==> flow/design.v <==
module AudioADC
(
input rst,  
input AUD_BCLK,  
input AUD_ADCLRCK,  
input AUD_ADCDAT,  
output reg done,
output reg [31:0]digital_signal_out
);
parameter START = 3'd0, RECIEVE = 3'd1, DONE = 3'd2, ERROR = 3'd3;
reg [2:0]S, NS;
reg [4:0]bits_left;
reg [31:0]temp_data;
always @(posedge AUD_BCLK or negedge rst)
begin
	if(rst == 1'b0)
		S <= START;
	else
		S <= NS;
end
always @ (posedge AUD_BCLK or negedge rst)
begin
	if(rst == 0)
	begin
		done <= 1'b0;
		bits_left <= 5'd31;
		digital_signal_out <= 31'd0;
	end
	else		
		case(S)
			START: 
			begin
				done <= 1'b0;
				bits_left <= 5'd31;
			end
			RECIEVE:
			begin
				bits_left <= bits_left - 5'd1;
				temp_data[bits_left] <= AUD_ADCDAT;
			end	
			DONE:
			begin
				done <= 1'b1;
				bits_left <= 5'd31;			
				digital_signal_out <= temp_data;
			end	
		endcase
end
always @ (*)
begin
	case (S)
		START:
		begin
			if(AUD_ADCLRCK == 1'd1)
				NS = RECIEVE;
			else
				NS = START;
		end
		RECIEVE:
		begin
			if(bits_left == 5'd0)
				NS = DONE;
			else
				NS = RECIEVE;
		end
		DONE: NS = START;
		ERROR: NS = ERROR;
		default: NS = ERROR;
	endcase
end
endmodule
module AudioDAC
(
input rst,
input AUD_BCLK,  
input AUD_DACLRCK,  
input [31:0]digital_signal_in,
output reg done,
output reg AUD_DACDAT  
);
parameter START = 3'd0, SEND = 3'd1, DONE = 3'd2, ERROR = 3'd3;
reg [2:0]S, NS;
reg [4:0]bits_left;
reg [31:0]temp_data;
always @(posedge AUD_BCLK or negedge rst)
begin
	if(rst == 1'b0)
		S <= START;
	else
		S <= NS;
end
always @ (posedge AUD_BCLK or negedge rst)
begin
	if(rst == 0)
		begin
			done <= 1'b0;
			bits_left <= 5'd31;
			temp_data <= 32'd0;
		end
	else
		case(S)
			START:
			begin
				done <= 1'b0;
				bits_left <= 5'd31;
				temp_data <= digital_signal_in;
			end
			SEND: bits_left <= bits_left - 5'd1;
			DONE:
			begin
				done <= 1'b1;				
				bits_left <= 5'd31;
			end
		endcase
end
always @ (*)
begin
	AUD_DACDAT = temp_data[bits_left];
	case (S)
		START:
		begin
			if(AUD_DACLRCK == 1)
				NS = SEND;
			else
				NS = START;	
		end
		SEND:
		begin
			if(bits_left == 5'd0)
				NS = DONE;
			else
				NS = SEND;
		end
		DONE: NS = START;
		ERROR: NS = ERROR;
		default: NS = ERROR;
	endcase
end
endmodule
module LowPassFilter
(
input rst,
input AUDIO_CLK, 
input AUD_DACLRCK, 
input [31:0]currentADCData,
output reg [31:0]lowPassFilterOutput
);
reg [31:0]lastAudioIn;
reg [31:0]lastOutput;
wire signed [31:0]leftAudio = {{16{currentADCData[31]}}, currentADCData[31:16]};
wire signed [31:0]leftLastOutput = {{16{lastOutput[31]}}, lastOutput[31:16]};
reg signed [31:0]leftResult;
wire signed [31:0]rightAudio = { {16{currentADCData[15]}}, currentADCData[15:0]};
wire signed [31:0]rightLastOutput = {{16{lastOutput[15]}}, lastOutput[15:0]};
reg signed [31:0]rightResult;
always @ (*)
begin
	leftResult = (($signed(32'd16) * $signed(leftAudio)) / $signed(32'd141)) + (($signed(32'd125) * $signed(leftLastOutput)) / $signed(32'd141));
	rightResult = (($signed(32'd16) * $signed(rightAudio)) / $signed(32'd141)) + (($signed(32'd125) * $signed(rightLastOutput)) / $signed(32'd141));
	lowPassFilterOutput[31:16] = leftResult[15:0];
	lowPassFilterOutput[15:0] =  rightResult[15:0];
end
always @ (posedge AUDIO_CLK or negedge rst)
begin	
	if(rst == 0)
		lastOutput <= 32'd0;
	else 
		if(AUD_DACLRCK == 1'b1)
			lastOutput <= lowPassFilterOutput;
end
endmodule
module HighPassFilter
(
input rst,
input AUDIO_CLK, 
input AUD_DACLRCK,  
input [31:0]currentADCData,
output reg [31:0]highPassFilterOutput
);
reg [31:0]lastAudioIn;
reg [31:0]lastOutput;
wire signed [31:0]leftAudio = {{16{currentADCData[31]}}, currentADCData[31:16]};
wire signed [31:0]leftLastOutput = {{16{lastOutput[31]}}, lastOutput[31:16]};
wire signed [31:0]leftLastInput = { {16{lastAudioIn[31]}}, lastAudioIn[31:16]};
reg signed [31:0]leftResult;
wire signed [31:0]rightAudio = {{16{currentADCData[15]}}, currentADCData[15:0]};
wire signed [31:0]rightLastOutput = {{16{lastOutput[15]}}, lastOutput[15:0]};
wire signed [31:0]rightLastInput = {{16{lastAudioIn[15]}}, lastAudioIn[15:0]};
reg signed [31:0]rightResult;
always @ (*)
begin
	leftResult = (($signed(32'd16) * ($signed(leftLastOutput) + $signed(leftAudio) - $signed(leftLastInput))) / $signed(32'd141));
	rightResult = (($signed(32'd16) * ($signed(rightLastOutput) + $signed(rightAudio) - $signed(rightLastInput))) / $signed(32'd141));
	highPassFilterOutput[31:16] = leftResult[15:0];
	highPassFilterOutput[15:0] =  rightResult[15:0];
end
always @ (posedge AUDIO_CLK or negedge rst)
begin	
	if(rst == 0)
	begin
		lastOutput <= 32'd0;
		lastAudioIn <= 32'd0;
	end
	else 
		if(AUD_DACLRCK == 1'b1)
		begin
			lastOutput <= highPassFilterOutput;
			lastAudioIn <= currentADCData;
		end
end
endmodule
module EchoFilter
(
input rst,
input AUDIO_CLK, 
input AUD_DACLRCK, 
input [31:0]currentADCData,
output reg [31:0]echoFilterOutput
);
reg [31:0]lastAudioIn;
wire signed [31:0]leftAudio = {{16{currentADCData[31]}}, currentADCData[31:16]};
wire signed [31:0]leftLastInput = {{16{lastAudioIn[31]}}, lastAudioIn[31:16]};
reg signed [31:0]leftResult;
wire signed [31:0]rightAudio = {{16{currentADCData[15]}}, currentADCData[15:0]};
wire signed [31:0]rightLastInput = {{16{lastAudioIn[15]}}, lastAudioIn[15:0]};
reg signed [31:0]rightResult;
always @ (*)
begin
	leftResult = (($signed(32'd3) * $signed(leftLastInput)) / $signed(32'd4)) + $signed(leftAudio) ;
	rightResult = (($signed(32'd3) * $signed(rightLastInput)) / $signed(32'd4)) + $signed(rightAudio);
	echoFilterOutput[31:16] = leftResult[15:0];
	echoFilterOutput[15:0] =  rightResult[15:0];
end
always @ (posedge AUDIO_CLK or negedge rst)
begin	
	if(rst == 0)
		lastAudioIn <= 32'd0;
	else 
		if(AUD_DACLRCK == 1'b1)
			lastAudioIn <= currentADCData;
end
endmodule
module audio_core
(
	input AUD_BCLK,
	input rst,
	input [2:0]SW,
	input AUD_ADCLRCK,
	input AUD_ADCDAT,
	input AUD_DACLRCK,
	output AUD_DACDAT
);
wire DACDone;
wire ADCDone;
wire [31:0]currentADCData;
reg [31:0]currentDACData;
AudioDAC myDAC(
	rst,  
	AUD_BCLK,  
	AUD_DACLRCK,  
	currentDACData,  
	DACDone,  
	AUD_DACDAT  
);
AudioADC myADC(
	rst,  
	AUD_BCLK,  
	AUD_ADCLRCK,  
	AUD_ADCDAT,  
	ADCDone,  
	currentADCData  
);
wire [31:0]lowPassFilterOutput;
LowPassFilter lowpass(rst, AUD_BCLK, AUD_DACLRCK, currentADCData, lowPassFilterOutput);
wire [31:0]highPassFilterOutput;
HighPassFilter highpass(rst, AUD_BCLK, AUD_DACLRCK, currentADCData, highPassFilterOutput);
wire [31:0]echoFilterOutput;
EchoFilter echo(rst, AUD_BCLK, AUD_DACLRCK, currentADCData, echoFilterOutput);
always @(*)
begin
	case({SW[2], SW[1], SW[0]})
		3'b001: currentDACData = lowPassFilterOutput; 
		3'b010: currentDACData = highPassFilterOutput; 
		3'b100: currentDACData = echoFilterOutput; 
		default: currentDACData = currentADCData;
	endcase
end
endmodule
make LEC_CHECK=0 ABC_AREA=1 CAP_MARGIN=20 CELL_PAD_IN_SITES_DETAIL_PLACEMENT=0 CORE_ASPECT_RATIO=1.26 CORE_MARGIN=2 CORE_UTILIZATION=72 CTS_CLUSTER_DIAMETER=206 HOLD_SLACK_MARGIN=0.02 PLACE_DENSITY=0.35 SETUP_SLACK_MARGIN=-1.12 SLEW_MARGIN=35 TNS_END_PERCENT=40 finish   # period 23.5 ns
run.sh (not shown) runs the stock make flow with config.mk's settings and CLKGATE_MAP_FILE=.
The starting point produced a clean layout.
Then changed:
--- a/flow/config.mk
+++ b/flow/config.mk
@@ -8 +7,0 @@
-export ABC_AREA = 1
@@ -11 +10 @@
-export CORE_ASPECT_RATIO = 1.26
+export CORE_ASPECT_RATIO = 1.17
@@ -13 +12 @@
-export CORE_UTILIZATION = 72
+export CORE_UTILIZATION = 71
@@ -16,2 +15 @@
-export PLACE_DENSITY = 0.35
-export SETUP_SLACK_MARGIN = -1.12
+export PLACE_DENSITY_LB_ADDON = 0.03
==> flow/constraint.sdc (replaced) <==
create_clock -name core_clock -period 18.7 [get_ports {AUD_BCLK}]
set_input_delay 3.7400 -clock core_clock [delete_from_list [all_inputs] [get_ports {AUD_BCLK}]]
set_output_delay 3.7400 -clock core_clock [all_outputs]
set_load 0.01 [all_outputs]
The changed run died in global routing, error GRT-0232.
Die size grows by roughly a tenth.
Area after synthesis grows by roughly a tenth.
Synthesized cell count is lower by a little under a tenth.

---

Starts from the design.v that is shown in full above.
export LEC_CHECK = 0
export CAP_MARGIN = 15
export CORE_MARGIN = 2
export CORE_UTILIZATION = 71
export MAX_ROUTING_LAYER = met4
export SLEW_MARGIN = 20
create_clock -name core_clock -period 18.5 [get_ports {AUD_BCLK}]
The first run failed in global routing (5_1_grt), error GRT-0232.
Rerun with:
Settings changed: CAP_MARGIN 15 to 20, CORE_UTILIZATION 71 to 40, MAX_ROUTING_LAYER met4 to unset.
Clock period 18.5 ns to 27.7 ns, I/O delays scaled along.
After rerunning: With this change the flow ran to the end with no violations; die size came out higher by 76%; area after synthesis is unchanged; synthesized cell count does not change.
Rerun with:
Settings changed: ABC_AREA set to 1, CORE_UTILIZATION 40 to 69.
Clock period 27.7 ns to 28.1 ns, I/O delays scaled along.
The changed run produced a clean layout.
Critical path depth came out higher by 64.
Die size came out lower by 47%.
Non-clock buffer count came out lower by 36.

---

RTL: the design.v shown in full above, as it stands there.
Settings: LEC_CHECK=0, ABC_AREA=1, CAP_MARGIN=20, CELL_PAD_IN_SITES_DETAIL_PLACEMENT=0, CORE_ASPECT_RATIO=1.17, CORE_MARGIN=2, CORE_UTILIZATION=57, CTS_CLUSTER_DIAMETER=206, HOLD_SLACK_MARGIN=0.02, SETUP_SLACK_MARGIN=-1.12, SLEW_MARGIN=35, TNS_END_PERCENT=40; clock period 21.3 ns.
The starting point produced a clean layout.
Edit:
Settings changed: CELL_PAD_IN_SITES_DETAIL_PLACEMENT 0 to not set, CORE_ASPECT_RATIO 1.17 to not set, CORE_UTILIZATION 57 to 72, CTS_CLUSTER_DIAMETER 206 to not set, HOLD_SLACK_MARGIN 0.02 to not set, PLACE_DENSITY set to 0.41, SETUP_SLACK_MARGIN -1.12 to not set, SLEW_MARGIN 35 to 20, TNS_END_PERCENT 40 to not set.
Clock period 21.3 ns to 15.4 ns, I/O delays scaled along.
This time the run never finished: it broke off in 5_1_grt (GRT-0116).
Synthesized area is unchanged.
Synthesized cell count is unchanged.
Die size fell by 21%.
Edit:
Settings changed: ABC_AREA 1 to not set, CORE_UTILIZATION 72 to 65, PLACE_DENSITY 0.41 to not set.
Clock period 15.4 ns to 16.9 ns, I/O delays scaled along.
Outcome: The new run ended with an error in 5_1_grt (GRT-0232); synthesized cell count falls by 8.1%; synthesized area rises by 10%; die area rises by 22%.
Edit:
Settings changed: CORE_UTILIZATION 65 to 40, SETUP_SLACK_MARGIN set to 1.69.
Clock period 16.9 ns to 27.7 ns, I/O delays scaled along.
Result: The new run finished with timing, DRC and antenna clean; area after synthesis stays the same; die area rises by 62%; synthesized cell count is unchanged.

---

## rev 12
RTL: the design.v shown in full above, as it stands there.
clock: 36.2 ns
lec_check: 0
abc_area: 1
cap_margin: 20
cell_pad_in_sites_detail_placement: 2
core_aspect_ratio: 0.81
core_margin: 4
core_utilization: 69
cts_cluster_size: 77
gpl_routability_driven: 0
gpl_timing_driven: 0
max_routing_layer: met4
min_routing_layer: met2
place_density_lb_addon: 0.25
setup_slack_margin: -2.0
slew_margin: 40
The log for rev 12 ends in detailed placement with error DPL-0033, so the run never completed.
Inputs modified between rev 12 and rev 13:
- PLACE_DENSITY_LB_ADDON removed (was 0.25)
- CELL_PAD_IN_SITES_DETAIL_PLACEMENT removed (was 2)
- ABC_AREA removed (was 1)
- GPL_TIMING_DRIVEN removed (was 0)
- CORE_MARGIN changed from 4 to 2
- SLEW_MARGIN changed from 40 to 20
- MIN_ROUTING_LAYER removed (was met2)
- CORE_ASPECT_RATIO removed (was 0.81)
- CORE_UTILIZATION changed from 69 to 40
- CTS_CLUSTER_SIZE removed (was 77)
- MAX_ROUTING_LAYER removed (was met4)
- the clock period (ns, I/O delays scaled along) changed from 36.2 to 40.0
Rev 13 finished every stage and its layout cleared the timing, DRC and antenna checks. Relative to rev 12, the synthesized cell count measured on rev 13 has decreased by a little under 10%. Looking at area of the mapped netlist across both flows, rev 13 is the weaker of the two, with rev 12 ahead. Full die area deteriorates in rev 13 relative to rev 12.

---

Starts from the design.v that is shown in full above.
make LEC_CHECK=0 ABC_AREA=1 CAP_MARGIN=20 CORE_ASPECT_RATIO=0.81 CORE_MARGIN=2 CORE_UTILIZATION=40 CTS_CLUSTER_SIZE=77 GPL_ROUTABILITY_DRIVEN=0 GPL_TIMING_DRIVEN=0 MIN_ROUTING_LAYER=met2 PLACE_DENSITY_LB_ADDON=0.23 SETUP_SLACK_MARGIN=-2.0 SLEW_MARGIN=40 finish   # period 41.3 ns
The baseline produced a clean layout.
Then changed:
ABC_AREA = unset   (was 1)
CORE_ASPECT_RATIO = unset   (was 0.81)
CORE_UTILIZATION = 54   (was 40)
CTS_CLUSTER_SIZE = unset   (was 77)
GPL_ROUTABILITY_DRIVEN = unset   (was 0)
GPL_TIMING_DRIVEN = unset   (was 0)
MIN_ROUTING_LAYER = unset   (was met2)
PLACE_DENSITY_LB_ADDON = unset   (was 0.23)
SETUP_SLACK_MARGIN = 4.52   (was -2.0)
SLEW_MARGIN = 20   (was 40)
clock period = 15.4 ns   (was 41.3 ns; I/O delays follow)
=> Now the flow completed and failed the layout checks on negative setup slack; synthesized area is higher by about 10%; wire length is higher by 56%; setup slack loses 26 ns; worst hold slack gains 0.025 ns; cell count is higher by about 18%; via count is higher by 1.8%; count of clock-buffer cells in the layout is lower by 11.
Then changed:
CAP_MARGIN = 5   (was 20)
CORE_UTILIZATION = 71   (was 54)
MAX_ROUTING_LAYER = met4   (was unset)
SETUP_SLACK_MARGIN = unset   (was 4.52)
clock period = 18.5 ns   (was 15.4 ns; I/O delays follow)
With this change the flow never finished: it broke off in global routing (5_1_grt), error GRT-0232.
Synthesized area does not change.
Synthesized cell count is unchanged.
Die size is lower by 24%.
Then changed:
ABC_AREA = 1   (was unset)
CTS_CLUSTER_DIAMETER = 210   (was unset)
SLEW_MARGIN = 40   (was 20)
clock period = 19.0 ns   (was 18.5 ns; I/O delays follow)
The changed run completed and failed the layout checks on negative setup slack.
Area after synthesis is lower by roughly a tenth.
Synthesized cell count went up by a little under a tenth.
Die area drops by roughly a tenth.

---

RTL: the design.v shown in full above, as it stands there.
clock: 30.8 ns
lec_check: 0
abc_area: 1
cap_margin: 20
cell_pad_in_sites_detail_placement: 0
core_aspect_ratio: 1.17
core_margin: 7
core_utilization: 37
cts_cluster_diameter: 206
max_routing_layer: met4
place_density_lb_addon: 0.03
slew_margin: 35
tns_end_percent: 40
The starting point went through all stages and came out clean.
Next try:
==> flow/config.mk (replaced) <==
export PLATFORM = sky130hd
export DESIGN_NAME = audio_core
export DESIGN_NICKNAME = audio_core
export VERILOG_FILES = /design/flow/design.v
export SDC_FILE = /design/flow/constraint.sdc
export NUM_CORES = 4
export LEC_CHECK = 0
export CAP_MARGIN = 20
export CORE_MARGIN = 2
export CORE_UTILIZATION = 71
export SLEW_MARGIN = 20
==> flow/constraint.sdc (replaced) <==
create_clock -name core_clock -period 22.7 [get_ports {AUD_BCLK}]
set_input_delay 4.5400 -clock core_clock [delete_from_list [all_inputs] [get_ports {AUD_BCLK}]]
set_output_delay 4.5400 -clock core_clock [all_outputs]
set_load 0.01 [all_outputs]
Effect:
- hold slack is better by 0.020 ns
- setup slack is worse by 8.3 ns
- fmax fell by 0.81%
- first-iteration DRC count rose to 2.5 times its value
Next try:
--- a/flow/config.mk
+++ b/flow/config.mk
@@ -6,6 +6,9 @@
 export NUM_CORES = 4
 export LEC_CHECK = 0
+export ABC_AREA = 1
 export CAP_MARGIN = 20
 export CORE_MARGIN = 2
-export CORE_UTILIZATION = 71
+export CORE_UTILIZATION = 72
+export CTS_CLUSTER_SIZE = 96
+export PLACE_DENSITY = 0.4
 export SLEW_MARGIN = 20
==> flow/constraint.sdc (replaced) <==
create_clock -name core_clock -period 18.1 [get_ports {AUD_BCLK}]
set_input_delay 3.6200 -clock core_clock [delete_from_list [all_inputs] [get_ports {AUD_BCLK}]]
set_output_delay 3.6200 -clock core_clock [all_outputs]
set_load 0.01 [all_outputs]
The new run never finished: it broke off in global routing (5_1_grt), error GRT-0232.
Die size decreases by roughly a tenth.
Synthesized area decreases by roughly a tenth.
Synthesized cell count increases by a little under a tenth.
Next try:
--- a/flow/config.mk
+++ b/flow/config.mk
@@ -9,6 +9,5 @@
 export CAP_MARGIN = 20
 export CORE_MARGIN = 2
-export CORE_UTILIZATION = 72
-export CTS_CLUSTER_SIZE = 96
-export PLACE_DENSITY = 0.4
+export CORE_UTILIZATION = 63
+export PLACE_DENSITY_LB_ADDON = 0.01
 export SLEW_MARGIN = 20
==> flow/constraint.sdc (replaced) <==
create_clock -name core_clock -period 17.2 [get_ports {AUD_BCLK}]
set_input_delay 3.4400 -clock core_clock [delete_from_list [all_inputs] [get_ports {AUD_BCLK}]]
set_output_delay 3.4400 -clock core_clock [all_outputs]
set_load 0.01 [all_outputs]
=>
- With this change the flow finished but failed the layout checks on negative setup slack
- die size goes up by 14%
- synthesized area does not change
- synthesized cell count does not change
